// div_iter
module div_iter (
  input div_clk,
  input resetn,
  input div,
  input div_signed,
  input [31:0] x,
  input [31:0] y,
  output [31:0]s,
  output [31:0] r,
  output reg complete
  );
  wire s_sign;
  wire r_sign;
  wire [31:0] x_abs;
  wire [31:0] y_abs;
  assign s_sign = div_signed ? (x[31] ^ y[31]) : 1'b0;
  assign r_sign = div_signed ? x[31] : 1'b0;
  assign x_abs  = div_signed ? (x[31] ? ~x + 32'd1 : x) : x;
  assign y_abs  = div_signed ? (y[31] ? ~y + 32'd1 : y) : y;
  wire [63:0] op_x_tmp;
  wire [32:0] op_x_high;
  wire        op_x_update;
  wire [32:0] sub_res;
  wire [31:0] r_tmp;
  wire [31:0] s_tmp1;
  reg  [63:0] op_x;
  reg  [32:0] op_y;
  reg  [5:0]  count;
  reg  [31:0] s_tmp;
  always @ ( posedge div_clk )
  begin
    if(!resetn)
    begin
      complete <= 1'b0;
      count    <= 6'd0;
      s_tmp    <= 32'd0;
    end
    else if(div&&!complete)
    begin
      if(count == 6'd0)
      begin
        op_x <= {32'd0,x_abs};
        op_y <= {1'b0,y_abs};
      end
      else if(op_x_update)
      begin
        op_x <= {sub_res,op_x_tmp[30:0]};
      end
      else if(!op_x_update)
        op_x <= op_x_tmp;
      count <= count == 6'd32 ? 6'd0 : count + 6'd1;
      complete <= count == 6'd32 ? 1'b1 : complete;
      s_tmp <= {s_tmp1[31:1],op_x_update};
    end
    else if(complete)
      complete <= 1'b0;
  end
assign s_tmp1 = (count == 6'd0) ? s_tmp : s_tmp << 1;
assign op_x_tmp = (count == 6'd0 || count == 6'd1) ? op_x : op_x << 1;
assign op_x_high = op_x_tmp[63:31];
  ...
clock: 4.49 ns
lec_check: 0
abc_area: 1
cap_margin: 20
cell_pad_in_sites_global_placement: 0
core_aspect_ratio: 1.23
core_margin: 2
core_utilization: 70
cts_cluster_size: 80
gpl_routability_driven: 0
gpl_timing_driven: 1
hold_slack_margin: 0.29
place_density_lb_addon: 0.15
slew_margin: 20
tns_end_percent: 40
run.sh (not shown) runs the stock make flow with config.mk's settings and CLKGATE_MAP_FILE=.
Change:
- ABC_AREA: 1 -> default
- CELL_PAD_IN_SITES_DETAIL_PLACEMENT: default -> 2
- CELL_PAD_IN_SITES_GLOBAL_PLACEMENT: 0 -> default
- CORE_ASPECT_RATIO: 1.23 -> default
- CORE_UTILIZATION: 70 -> 40
- CTS_CLUSTER_SIZE: 80 -> default
- GPL_TIMING_DRIVEN: 1 -> default
- HOLD_SLACK_MARGIN: 0.29 -> default
- PLACE_DENSITY_LB_ADDON: 0.15 -> default
- TNS_END_PERCENT: 40 -> default
- clock period: 4.49 -> 5.0 ns (I/O delays scaled with it)
The changed run finished but fails on negative setup slack.
Power drops by 3.1%.
Global-route usage climbs by 3.5 points.
Worst setup slack degrades by 0.50 ns.
Synthesized cell count drops by 29%.
Cell count drops by 19%.
Cell area drops by 6.1%.
Via count drops by 1.8%.
Wire length climbs by 89%.
Clock skew climbs by 0.013 ns.
Change:
- CELL_PAD_IN_SITES_DETAIL_PLACEMENT: 2 -> default
- CORE_UTILIZATION: 40 -> 53
- GPL_ROUTABILITY_DRIVEN: 0 -> default
- clock period: 5.0 -> 4.72 ns (I/O delays scaled with it)
After rerunning: The new run ran to the end with no violations; worst hold slack degrades by 0.040 ns; synthesized area does not change; final area drops slightly; sequential power grows by a few percent; non-clock buffer count falls by 6.
Change:
- CORE_UTILIZATION: 53 -> 40
The new run passed the timing, design-rule and antenna checks.
Sequential cell count is unchanged.
Global-route usage fell by 5.2 points.
Clock-buffer cell count stays the same.
Worst hold slack hardly moves.
Synthesized area does not change.
Combinational power stays flat.
Setup slack gets better by 0.034 ns.
Total power fell by 0.76%.
Change:
- CORE_UTILIZATION: 40 -> 68
- CTS_CLUSTER_SIZE: default -> 36
- clock period: 4.72 -> 4.13 ns (I/O delays scaled with it)
=>
- This time the run completed, yet does not pass: negative setup slack
- final area goes up by 4.3%
- synthesized cell count does not change
- wire length increases by 16%
- global-route usage grows by 15 points
- clock-buffer cell count rises by 5
- area after synthesis is unchanged
- non-clock buffer count rose by 62
- die size fell by 40%

========
Starting RTL as in the previous note.
// div_iter
module div_iter (
  input div_clk,
  input resetn,
  input div,
  input div_signed,
  input [31:0] x,
  input [31:0] y,
  output [31:0]s,
  output [31:0] r,
  output reg complete
  );
Settings: LEC_CHECK=0, CAP_MARGIN=25, CELL_PAD_IN_SITES_DETAIL_PLACEMENT=2, CORE_MARGIN=2, CORE_UTILIZATION=40, CTS_CLUSTER_DIAMETER=338, GPL_ROUTABILITY_DRIVEN=0, SLEW_MARGIN=20, TNS_END_PERCENT=75; clock period 5.0 ns.
The starting point finished with negative setup slack left.
Edit:
==> flow/config.mk (replaced) <==
export PLATFORM = sky130hd
export DESIGN_NAME = div_iter
export DESIGN_NICKNAME = div_iter
export VERILOG_FILES = /design/flow/design.v
export SDC_FILE = /design/flow/constraint.sdc
export NUM_CORES = 4
export LEC_CHECK = 0
export CAP_MARGIN = 20
export CORE_MARGIN = 2
export CORE_UTILIZATION = 56
export SLEW_MARGIN = 20
==> flow/constraint.sdc (replaced) <==
create_clock -name core_clock -period 1.89 [get_ports {div_clk}]
set_input_delay 0.3780 -clock core_clock [delete_from_list [all_inputs] [get_ports {div_clk}]]
set_output_delay 0.3780 -clock core_clock [all_outputs]
set_load 0.01 [all_outputs]
The changed run aborted during 5_1_grt with DPL-0038.
Synthesized area stays the same.
Die size shrinks by a quarter to a third.
Synthesized cell count is unchanged.
Edit:
--- a/flow/config.mk
+++ b/flow/config.mk
@@ -10 +10,2 @@
-export CORE_UTILIZATION = 56
+export CORE_UTILIZATION = 72
+export PLACE_DENSITY = 0.92
==> flow/constraint.sdc (replaced) <==
create_clock -name core_clock -period 4.4 [get_ports {div_clk}]
set_input_delay 0.8800 -clock core_clock [delete_from_list [all_inputs] [get_ports {div_clk}]]
set_output_delay 0.8800 -clock core_clock [all_outputs]
set_load 0.01 [all_outputs]
Outcome: This time the run completed, yet does not pass: negative setup slack; die area goes down by 22%; synthesized cell count is unchanged; area after synthesis stays the same.
Edit:
--- a/flow/config.mk
+++ b/flow/config.mk
@@ -11 +11,2 @@
-export PLACE_DENSITY = 0.92
+export CTS_CLUSTER_SIZE = 36
+export HOLD_SLACK_MARGIN = 0.3
==> flow/constraint.sdc (replaced) <==
create_clock -name core_clock -period 4.13 [get_ports {div_clk}]
set_input_delay 0.8260 -clock core_clock [delete_from_list [all_inputs] [get_ports {div_clk}]]
set_output_delay 0.8260 -clock core_clock [all_outputs]
set_load 0.01 [all_outputs]
Outcome: The new run died in 5_1_grt (GRT-0232); synthesized area does not change; synthesized cell count stays the same; die area does not change.
Edit:
--- a/flow/config.mk
+++ b/flow/config.mk
@@ -10,3 +10 @@
-export CORE_UTILIZATION = 72
-export CTS_CLUSTER_SIZE = 36
-export HOLD_SLACK_MARGIN = 0.3
+export CORE_UTILIZATION = 58
==> flow/constraint.sdc (replaced) <==
create_clock -name core_clock -period 2.62 [get_ports {div_clk}]
set_input_delay 0.5240 -clock core_clock [delete_from_list [all_inputs] [get_ports {div_clk}]]
set_output_delay 0.5240 -clock core_clock [all_outputs]
set_load 0.01 [all_outputs]
The changed run finished but fails on negative setup slack.
Area after synthesis stays the same.
Die size increases by about 23%.
Synthesized cell count stays the same.
Edit:
--- a/flow/config.mk
+++ b/flow/config.mk
@@ -10 +10 @@
-export CORE_UTILIZATION = 58
+export CORE_UTILIZATION = 40
==> flow/constraint.sdc (replaced) <==
create_clock -name core_clock -period 5.0 [get_ports {div_clk}]
set_input_delay 1.0000 -clock core_clock [delete_from_list [all_inputs] [get_ports {div_clk}]]
set_output_delay 1.0000 -clock core_clock [all_outputs]
set_load 0.01 [all_outputs]
Effect:
- The new run produced a clean layout
- die area is higher by 44%
- worst hold slack is worse by 0.050 ns
- global-route usage goes down by 22 points
- register-to-register slack improved by 2.3 ns
- first-iteration DRC count fell by 78%
- cell count came out lower by 13%
- utilization falls by 46 points

========
Starting RTL as in the previous note.
clock: 7.6 ns
lec_check: 0
abc_area: 1
cap_margin: 20
cell_pad_in_sites_detail_placement: 2
cell_pad_in_sites_global_placement: 1
core_aspect_ratio: 0.5
core_margin: 2
core_utilization: 48
cts_cluster_diameter: 122
cts_cluster_size: 45
gpl_routability_driven: 1
gpl_timing_driven: 1
max_routing_layer: met5
min_routing_layer: met1
place_density: 0.4
setup_slack_margin: 1.2
slew_margin: 30
tns_end_percent: 30
The starting point never finished: it broke off in detailed placement.
Then changed:
CELL_PAD_IN_SITES_DETAIL_PLACEMENT = default   (was 2)
CTS_CLUSTER_DIAMETER = default   (was 122)
MAX_ROUTING_LAYER = default   (was met5)
MIN_ROUTING_LAYER = met2   (was met1)
Result: The changed run ran to the end with no violations. Synthesized area is unchanged. Synthesized cell count is unchanged. Die area is unchanged.
Then changed:
CELL_PAD_IN_SITES_GLOBAL_PLACEMENT = default   (was 1)
CORE_ASPECT_RATIO = default   (was 0.5)
CORE_UTILIZATION = 72   (was 48)
CTS_CLUSTER_DIAMETER = 205   (was default)
CTS_CLUSTER_SIZE = default   (was 45)
GPL_ROUTABILITY_DRIVEN = default   (was 1)
GPL_TIMING_DRIVEN = default   (was 1)
MIN_ROUTING_LAYER = default   (was met2)
PLACE_DENSITY = 0.81   (was 0.4)
SETUP_SLACK_MARGIN = default   (was 1.2)
SLEW_MARGIN = 20   (was 30)
TNS_END_PERCENT = default   (was 30)
clock period = 4.4 ns   (was 7.6 ns; I/O delays follow)
Outcome: Power increases by well over a third. Count of clock-buffer cells in the layout decreases by 1. Sequential share of layout area increases by 0.31 points. Global-route usage decreases by 4.6 points. Hold slack gets better by 0.0096 ns. Clock skew decreases by 0.0031 ns. Synthesized area does not change.
Then changed:
MAX_ROUTING_LAYER = met4   (was default)
PLACE_DENSITY = 0.37   (was 0.81)
clock period = 3.42 ns   (was 4.4 ns; I/O delays follow)
The new run aborted during global routing. Synthesized cell count is unchanged. Die area does not change. Synthesized area is unchanged.

========
## build 10
div_iter again, from the RTL that the note above started with.
export LEC_CHECK = 0
export ABC_AREA = 0
export CAP_MARGIN = 20
export CELL_PAD_IN_SITES_GLOBAL_PLACEMENT = 0
export CORE_ASPECT_RATIO = 1.23
export CORE_MARGIN = 2
export CORE_UTILIZATION = 72
export CTS_CLUSTER_DIAMETER = 250
export CTS_CLUSTER_SIZE = 72
export GPL_ROUTABILITY_DRIVEN = 0
export GPL_TIMING_DRIVEN = 1
export HOLD_SLACK_MARGIN = 0.13
export PLACE_DENSITY_LB_ADDON = 0.0
export SETUP_SLACK_MARGIN = 0.18
export SLEW_MARGIN = 20
export TNS_END_PERCENT = 40
create_clock -name core_clock -period 2.09 [get_ports {div_clk}]
Build 10: DPL-0038 in detailed placement (3_5_place_dp) -> run aborted
Edits applied to the flow inputs when going from build 10 to build 23:
# build 10
export LEC_CHECK = 0
export ABC_AREA = 0
export CAP_MARGIN = 20
export CELL_PAD_IN_SITES_GLOBAL_PLACEMENT = 0
export CORE_ASPECT_RATIO = 1.23
export CORE_MARGIN = 2
export CORE_UTILIZATION = 72
export CTS_CLUSTER_DIAMETER = 250
export CTS_CLUSTER_SIZE = 72
export GPL_ROUTABILITY_DRIVEN = 0
export GPL_TIMING_DRIVEN = 1
export HOLD_SLACK_MARGIN = 0.13
export PLACE_DENSITY_LB_ADDON = 0.0
export SETUP_SLACK_MARGIN = 0.18
export SLEW_MARGIN = 20
export TNS_END_PERCENT = 40
create_clock -name core_clock -period 2.09 [get_ports {div_clk}]
# build 23
export LEC_CHECK = 0
export ABC_AREA = 0
export CAP_MARGIN = 20
export CELL_PAD_IN_SITES_GLOBAL_PLACEMENT = 0
export CORE_ASPECT_RATIO = 1.23
export CORE_MARGIN = 8
export CORE_UTILIZATION = 45
export CTS_CLUSTER_DIAMETER = 238
export CTS_CLUSTER_SIZE = 80
export GPL_ROUTABILITY_DRIVEN = 0
export GPL_TIMING_DRIVEN = 1
export HOLD_SLACK_MARGIN = 0.13
export PLACE_DENSITY = 0.39
export SETUP_SLACK_MARGIN = 0.56
export SLEW_MARGIN = 20
export TNS_END_PERCENT = 40
create_clock -name core_clock -period 4.04 [get_ports {div_clk}]
Results
Build 23 finished every step from synthesis to the final layout, and the layout passed the timing, design-rule and antenna checks.
On average cell area after synthesis, build 23 and build 10 are neck and neck.
Measured against each other, build 23 and build 10 differ in die extent in y, the lower figure coming from build 10.
Initial cell density of the core | build 23 below build 10
The number of ports placed on the die boundary was comparable across build 23 and build 10.
The inputs of build 75 differ from those of build 23 as listed below.
# build 23
export LEC_CHECK = 0
export ABC_AREA = 0
export CAP_MARGIN = 20
export CELL_PAD_IN_SITES_GLOBAL_PLACEMENT = 0
export CORE_ASPECT_RATIO = 1.23
export CORE_MARGIN = 8
export CORE_UTILIZATION = 45
export CTS_CLUSTER_DIAMETER = 238
export CTS_CLUSTER_SIZE = 80
export GPL_ROUTABILITY_DRIVEN = 0
export GPL_TIMING_DRIVEN = 1
export HOLD_SLACK_MARGIN = 0.13
export PLACE_DENSITY = 0.39
export SETUP_SLACK_MARGIN = 0.56
export SLEW_MARGIN = 20
export TNS_END_PERCENT = 40
create_clock -name core_clock -period 4.04 [get_ports {div_clk}]
# build 75
export LEC_CHECK = 0
export ABC_AREA = 1
export CAP_MARGIN = 0
export CELL_PAD_IN_SITES_GLOBAL_PLACEMENT = 0
export CORE_ASPECT_RATIO = 1.23
export CORE_MARGIN = 2
export CORE_UTILIZATION = 67
export CTS_CLUSTER_SIZE = 80
export GPL_ROUTABILITY_DRIVEN = 0
export GPL_TIMING_DRIVEN = 1
export HOLD_SLACK_MARGIN = 0.29
export PLACE_DENSITY_LB_ADDON = 0.15
export SLEW_MARGIN = 20
export TNS_END_PERCENT = 40
create_clock -name core_clock -period 3.48 [get_ports {div_clk}]
==> results <==
- The layout from build 75, despite a flow that completed every stage, fails the layout checks, with the failing checks listed as negative setup slack.
- Number of setup buffers added after CTS, build 75 and build 23, lower one = build 75.
- Build 75 vs. build 23: routed wire length has increased, number of distinct library cells after synthesis has decreased.
- Between build 23 and build 75, flip-flop and latch power increased.
- Compare build 75 and build 23 | via total after detailed routing lower: build 23

========
Starting RTL as in the previous note.
==> flow/design.v (excerpt) <==
module div_iter (
  input div_clk,
  input resetn,
  input div,
  input div_signed,
  input [31:0] x,
  input [31:0] y,
  output [31:0]s,
  output [31:0] r,
  output reg complete
  );
make LEC_CHECK=0 ABC_AREA=0 CAP_MARGIN=20 CELL_PAD_IN_SITES_GLOBAL_PLACEMENT=0 CORE_ASPECT_RATIO=0.5 CORE_MARGIN=8 CORE_UTILIZATION=45 CTS_CLUSTER_DIAMETER=238 CTS_CLUSTER_SIZE=80 GPL_ROUTABILITY_DRIVEN=0 GPL_TIMING_DRIVEN=1 HOLD_SLACK_MARGIN=0.13 PLACE_DENSITY=0.39 SETUP_SLACK_MARGIN=0.12 SLEW_MARGIN=20 TNS_END_PERCENT=40 finish   # period 4.04 ns
The baseline ran to the end with no violations.
Next try:
Settings changed: ABC_AREA 0 to 1, CORE_ASPECT_RATIO 0.5 to 1.23, CORE_MARGIN 8 to 2, CORE_UTILIZATION 45 to 69, CTS_CLUSTER_DIAMETER 238 to 201, PLACE_DENSITY 0.39 to unset, PLACE_DENSITY_LB_ADDON set to 0.19, SETUP_SLACK_MARGIN 0.12 to unset.
Clock period 4.04 ns to 3.61 ns, I/O delays scaled along.
What happened:
- The new run produced a layout that fails on setup timing
- worst setup slack loses 0.20 ns
- global-route usage rises by 14 points
- clock power goes up by 31%
- register-to-register slack degrades by 0.20 ns
- die size went down by 37%

========
Starting RTL as in the previous note.
export LEC_CHECK = 0
export ABC_AREA = 1
export CAP_MARGIN = 20
export CORE_MARGIN = 2
export CORE_UTILIZATION = 72
export CTS_CLUSTER_DIAMETER = 373
export CTS_CLUSTER_SIZE = 95
export PLACE_DENSITY = 0.38
export SLEW_MARGIN = 20
create_clock -name core_clock -period 1.71 [get_ports {div_clk}]
The first run stopped in 3_5_place_dp.
Then changed:
ABC_AREA = unset   (was 1)
CTS_CLUSTER_DIAMETER = 202   (was 373)
CTS_CLUSTER_SIZE = 36   (was 95)
PLACE_DENSITY = 0.82   (was 0.38)
clock period = 4.13 ns   (was 1.71 ns; I/O delays follow)
Result:
- Now the flow ended with an error in 5_1_grt on GRT-0232
- synthesized cell count went down by a quarter to a third
- die area went down by roughly a tenth
- synthesized area went down by roughly a tenth
Then changed:
CAP_MARGIN = 15   (was 20)
CTS_CLUSTER_DIAMETER = unset   (was 202)
CTS_CLUSTER_SIZE = 42   (was 36)
PLACE_DENSITY = unset   (was 0.82)
SETUP_SLACK_MARGIN = 0.23   (was unset)
clock period = 1.68 ns   (was 4.13 ns; I/O delays follow)
Result: With this change the flow failed in 3_5_place_dp, error DPL-0038; synthesized cell count is unchanged; die size is unchanged; area after synthesis stays the same.
Then changed:
CAP_MARGIN = 20   (was 15)
CTS_CLUSTER_SIZE = 36   (was 42)
PLACE_DENSITY = 0.82   (was unset)
SETUP_SLACK_MARGIN = unset   (was 0.23)
clock period = 3.99 ns   (was 1.68 ns; I/O delays follow)
With this change the flow stopped in 5_1_grt.
Synthesized cell count does not change.
Die size stays the same.
Area after synthesis stays the same.
Then changed:
CORE_UTILIZATION = 40   (was 72)
CTS_CLUSTER_SIZE = unset   (was 36)
GPL_ROUTABILITY_DRIVEN = 0   (was unset)
PLACE_DENSITY = 0.47   (was 0.82)
clock period = 5.0 ns   (was 3.99 ns; I/O delays follow)
Now the flow produced a clean layout.
Synthesized cell count does not change.
Die size rose by well over a third.
Area after synthesis stays the same.
Then changed:
CORE_ASPECT_RATIO = 0.5   (was unset)
CORE_MARGIN = 7   (was 2)
CTS_CLUSTER_DIAMETER = 314   (was unset)
CTS_CLUSTER_SIZE = 46   (was unset)
GPL_ROUTABILITY_DRIVEN = unset   (was 0)
PLACE_DENSITY = unset   (was 0.47)
PLACE_DENSITY_LB_ADDON = 0.02   (was unset)
SETUP_SLACK_MARGIN = -0.28   (was unset)
TNS_END_PERCENT = 5   (was unset)
What happened:
- The new run produced a clean layout
- critical path depth goes up by 3
- wire length goes up by 9.6%
- clock power goes down by about 4%
- first-iteration DRC count goes down by about 26%
- cell count goes up by about 1.5%
- combinational power hardly moves
- hold slack is better by 0.0059 ns
- synthesized area stays the same
- cell area goes up by 0.57%
- worst setup slack is worse by 0.12 ns
- sequential share of layout area goes down by 0.17 points
No activity file was given, so power comes from the tool's default toggle rates.
